==> flow/design.v <==
`timescale 1ns / 1ps
module frequency_divider
    # ( parameter
        freq = 1000
    )
    (
        input  wire clk100MHz,  
        input  wire rst,        
        output reg  clk_div,    
        output wire tick        
    );
    localparam LOOP_COUNTER_AT = 100_000_000 / freq / 2 ;
    reg [clog2(LOOP_COUNTER_AT)-1:0] count;
    always @( posedge(clk100MHz) )
    begin
        if(rst)
        begin : counter_reset
            count   <= 0;
            clk_div <= 1'b0;
        end
        else
        begin : counter_operate
            if (count == (LOOP_COUNTER_AT - 1))
            begin : counter_loop
                count   <= 0;
                clk_div <= ~clk_div;
            end
            else
            begin : counter_increment
                count   <= count + 1;
                clk_div <= clk_div;
            end
        end
    end
    assign tick = (count == (LOOP_COUNTER_AT - 1)) && !clk_div;
    function integer clog2(input integer number);
        begin
            clog2 = 0;
            while (number)
            begin
                clog2  = clog2 + 1;
                number = number >> 1;
            end
        end
    endfunction
endmodule
`timescale 1ns / 1ps
module clock_managment_unit(
    input wire clk,
    input wire rst,
    output wire clk_100MHz,
    output wire clk_40MHz,
    output wire clk_1KHz,
    output wire tick_40MHz,   
    output wire tick_1KHz     
    );
    frequency_divider 
    #(
        .freq(1000000)   
    )    
    my_1K_divider(
        .clk100MHz(clk),
        .rst(rst),
        .clk_div(clk_1KHz),
        .tick(tick_1KHz)
    );
    frequency_divider 
    #(
        .freq(40000000)
    )    
    my_40M_divider(
        .clk100MHz(clk),
        .rst(rst),
        .clk_div(clk_40MHz),
        .tick(tick_40MHz)
    );
     assign clk_100MHz =clk;
endmodule
`timescale 1ns / 1ps
module sensor_handler(
    input wire clk,
    input wire rst,
    input wire [3:0] sensors,
    output reg [10:0] position
    );
reg [10:0] position_nxt;
always @(posedge clk) begin
    if(rst)
        position <= 0;
    else 
        position <= position_nxt;
end
always @(*) begin
    case(sensors)
    4'b1001:    position_nxt = 500;
    4'b0111:    position_nxt = 1000;
    4'b0011:    position_nxt = 750;
    4'b1110:    position_nxt = 1;
    4'b1100:    position_nxt = 250;
    4'b1011:    position_nxt = 625;
    4'b1101:    position_nxt = 375;
    4'b0001:    position_nxt = 666;
    4'b1000:    position_nxt = 333;
    default:    position_nxt = 1023;    
endcase
end
endmodule
`timescale 1ns / 1ps
module pid(
    input wire clk,
    input wire en,   
    input wire rst,
    input wire [10:0] position,
    input wire kp_sw, ki_sw, kd_sw,  
    output reg [10:0] pid_output
    );
reg signed [10:0] error, error_nxt, error_sum, error_sum_nxt, error_dif, error_dif_nxt, error_prev;
reg signed [12:0] p, p_nxt, i, i_nxt, d, d_nxt;
reg signed [10:0] output_loaded_nxt, output_buf, output_buf_nxt;
localparam  
    K_P      = 1,
    K_P_DEN  = 2,
    K_I      = 5,
    K_I_DEN  = 100,
    K_D      = 1,
    K_D_DEN  = 200,
    TIME_DIV = 100;
always @(posedge clk) begin
    if(rst) begin
        error         <= 0;
        error_sum     <= 0;
        error_dif     <= 0;
        error_prev    <= 0;
        p             <= 0;
        i             <= 0;
        d             <= 0;
        output_buf    <= 0;
        pid_output    <= 0;
    end
    else if(en) begin 
        error         <= error_nxt;
        error_sum     <= error_sum_nxt;
        error_dif     <= error_dif_nxt;
        error_prev    <= error;
        p             <= p_nxt;
        i             <= i_nxt;
        d             <= d_nxt;
        output_buf    <= output_buf_nxt;
        pid_output    <= output_loaded_nxt;
    end
end
always @(*) begin
    error_nxt = 500 - position;
    error_sum_nxt = (error == 0) ? 0 : (error_sum + error);
    error_dif_nxt = error - error_prev;
    p_nxt = kp_sw ? (K_P * error)/K_P_DEN : 0;
    i_nxt = ki_sw ? (K_I * error_sum)/(TIME_DIV * K_I_DEN) : 0;
    d_nxt = kd_sw ? (K_D * error_dif * TIME_DIV)/K_D_DEN : 0;
    output_buf_nxt = p + i + d + 500;
    if(output_buf < 0) output_loaded_nxt = 0;
    else if(output_buf > 1000) output_loaded_nxt = 0;
    else output_loaded_nxt = output_buf;
end
endmodule
`timescale 1ns / 1ps
module servo_handler(
    input  wire clk,
    input  wire en,   
    input  wire rst,
    input  wire [10:0] pid_output,
    output reg  [7:0] servo_l,
    output reg  [7:0] servo_r
    );
reg [7:0] servo_l_nxt;
reg [7:0] servo_r_nxt;
reg [3:0] state,state_nxt;
reg [20:0] counter,counter_nxt;
reg [10:0] pid_buf;
localparam        
    idle              = 3'b000,
    turn_left         = 3'b001,
    turn_right        = 3'b010,
    stop              = 3'b111,
    servo_l_on        = 8'd157,
    servo_r_on        = 8'd137,
    servo_off         = 1'd0;
always @(posedge clk) begin
    if(rst) begin
        servo_l <=0;
        servo_r <=0;
        state   <=0;
        counter <=0;
        pid_buf <=0;
    end
    else if(en) begin
        servo_l <= servo_l_nxt;
        servo_r <= servo_r_nxt;
        state   <= state_nxt;
        counter <= counter_nxt;
        pid_buf <= pid_output;
    end
end
always @(*) begin
    servo_l_nxt = 0;
    servo_r_nxt = 0;
    counter_nxt = 0;
    case (state)
        idle: begin 
            counter_nxt=0;          
            if(pid_buf == 239) begin
                state_nxt =stop;
            end
            else if(pid_buf > 500) begin
                state_nxt=turn_left;
            end  
            else if(pid_buf < 500) begin
                state_nxt=turn_right;
            end
            else begin
                state_nxt=idle;
                servo_l_nxt = servo_l_on;
                servo_r_nxt = servo_r_on; 
            end    
        end      
        turn_right: begin
            counter_nxt=counter+1;
            servo_l_nxt = servo_l_on;
            servo_r_nxt =servo_off;
            if(counter >= pid_buf)
                state_nxt=idle;
            else
                state_nxt=turn_right;
        end
        turn_left: begin
            counter_nxt=counter+1;
            servo_l_nxt = servo_off;
            servo_r_nxt =servo_r_on;
            if(pid_buf < 500 || counter >= pid_buf - 500)
                state_nxt=idle;
            else
                state_nxt=turn_left;
        end
        stop: begin
            servo_l_nxt = servo_off;
            servo_r_nxt =servo_off;
            if(pid_buf == 239)
                state_nxt =stop;
            else 
                state_nxt=idle;
        end     
        default: state_nxt=idle;        
    endcase    
end
endmodule
`timescale 1ns / 1ps
module servo_to_PWM(
   input wire clk,
   input wire rst,
   input wire [7:0] servo_L,
   input wire [7:0] servo_R,
   output reg PWM_L,
   output reg PWM_R
   );
reg PWM_L_nxt;
reg PWM_R_nxt;
reg [19:0] counter,counter_nxt;
reg [20:0] servo_l_mul,servo_r_mul;
reg [7:0] servo_L_buf, servo_R_buf;
always@ (posedge clk) begin
   if(rst) begin
      counter <=0;
      PWM_L   <=0;
      PWM_R   <=0;
   end
   else begin
      counter <=counter_nxt;
      PWM_L   <=PWM_L_nxt;
      PWM_R   <=PWM_R_nxt;
   end
end 
always @* begin
   servo_l_mul =servo_L *1000;
   servo_r_mul =servo_R *1000;
   counter_nxt = counter+1;
   if(counter > 1000000) begin
      counter_nxt=0;
   end
   if(counter > servo_l_mul) begin
      PWM_L_nxt=0;
   end
   else begin
      PWM_L_nxt =1;
   end
   if(counter >servo_r_mul) begin
      PWM_R_nxt=0;
   end
   else begin
      PWM_R_nxt =1;
   end
end 
endmodule
`timescale 1ns / 1ps
module main(
    input wire clk,
    input wire rst,
    input wire [3:0] sensor,
    input wire [2:0] sw,
    output wire [1:0] servo
    );
wire [7:0] Servo_R;
wire [7:0] Servo_L;
wire clk_40MHz;
wire clk_1KHz;
wire clk_100MHz;
wire tick_40MHz;
wire tick_1KHz;
wire [10:0] pid_output, position;
servo_handler my_servo (
    .clk(clk_100MHz),
    .en(tick_1KHz),
    .rst(rst),
    .servo_l(Servo_L),
    .servo_r(Servo_R),
    .pid_output(pid_output)
);       
servo_to_PWM my_PWM(
    .clk(clk_100MHz),
    .rst(rst),
    .servo_L(Servo_L),
    .servo_R(Servo_R),
    .PWM_L(servo[0]),
    .PWM_R(servo[1])
);
clock_managment_unit my_clk(
.clk(clk),
.rst(rst),
.clk_100MHz(clk_100MHz),
.clk_40MHz(clk_40MHz),
.clk_1KHz(clk_1KHz),
.tick_40MHz(tick_40MHz),
.tick_1KHz(tick_1KHz)
);
pid my_pid(
    .kp_sw(sw[0]),
    .ki_sw(sw[1]),
    .kd_sw(sw[2]),
    .clk(clk_100MHz),
    .en(tick_40MHz),
    .rst(rst),
    .position(position),
    .pid_output(pid_output)
);
sensor_handler my_sensors(
    .clk(clk_100MHz),
    .rst(rst),
    .sensors(sensor),
    .position(position)
);
endmodule
clock: 7.94 ns
lec_check: 0
abc_area: 1
cap_margin: 20
core_margin: 2
core_utilization: 72
cts_cluster_diameter: 254
cts_cluster_size: 98
place_density: 0.36
setup_slack_margin: 2.15
slew_margin: 20
tns_end_percent: 10
run.sh (not shown) runs the stock make flow with config.mk's settings and CLKGATE_MAP_FILE=.
The baseline ran to the end with violations: negative setup slack.
Change:
ABC_AREA = default   (was 1)
CORE_UTILIZATION = 40   (was 72)
CTS_CLUSTER_DIAMETER = default   (was 254)
CTS_CLUSTER_SIZE = default   (was 98)
PLACE_DENSITY = default   (was 0.36)
SETUP_SLACK_MARGIN = default   (was 2.15)
TNS_END_PERCENT = default   (was 10)
clock period = 14.0 ns   (was 7.94 ns; I/O delays follow)
=> With this change the flow passed the timing, DRC and antenna checks. Via count goes down by 15%. Final cell count goes down by 12%. Synthesized cell count goes down by 14%. Core utilization goes down by 44 points.
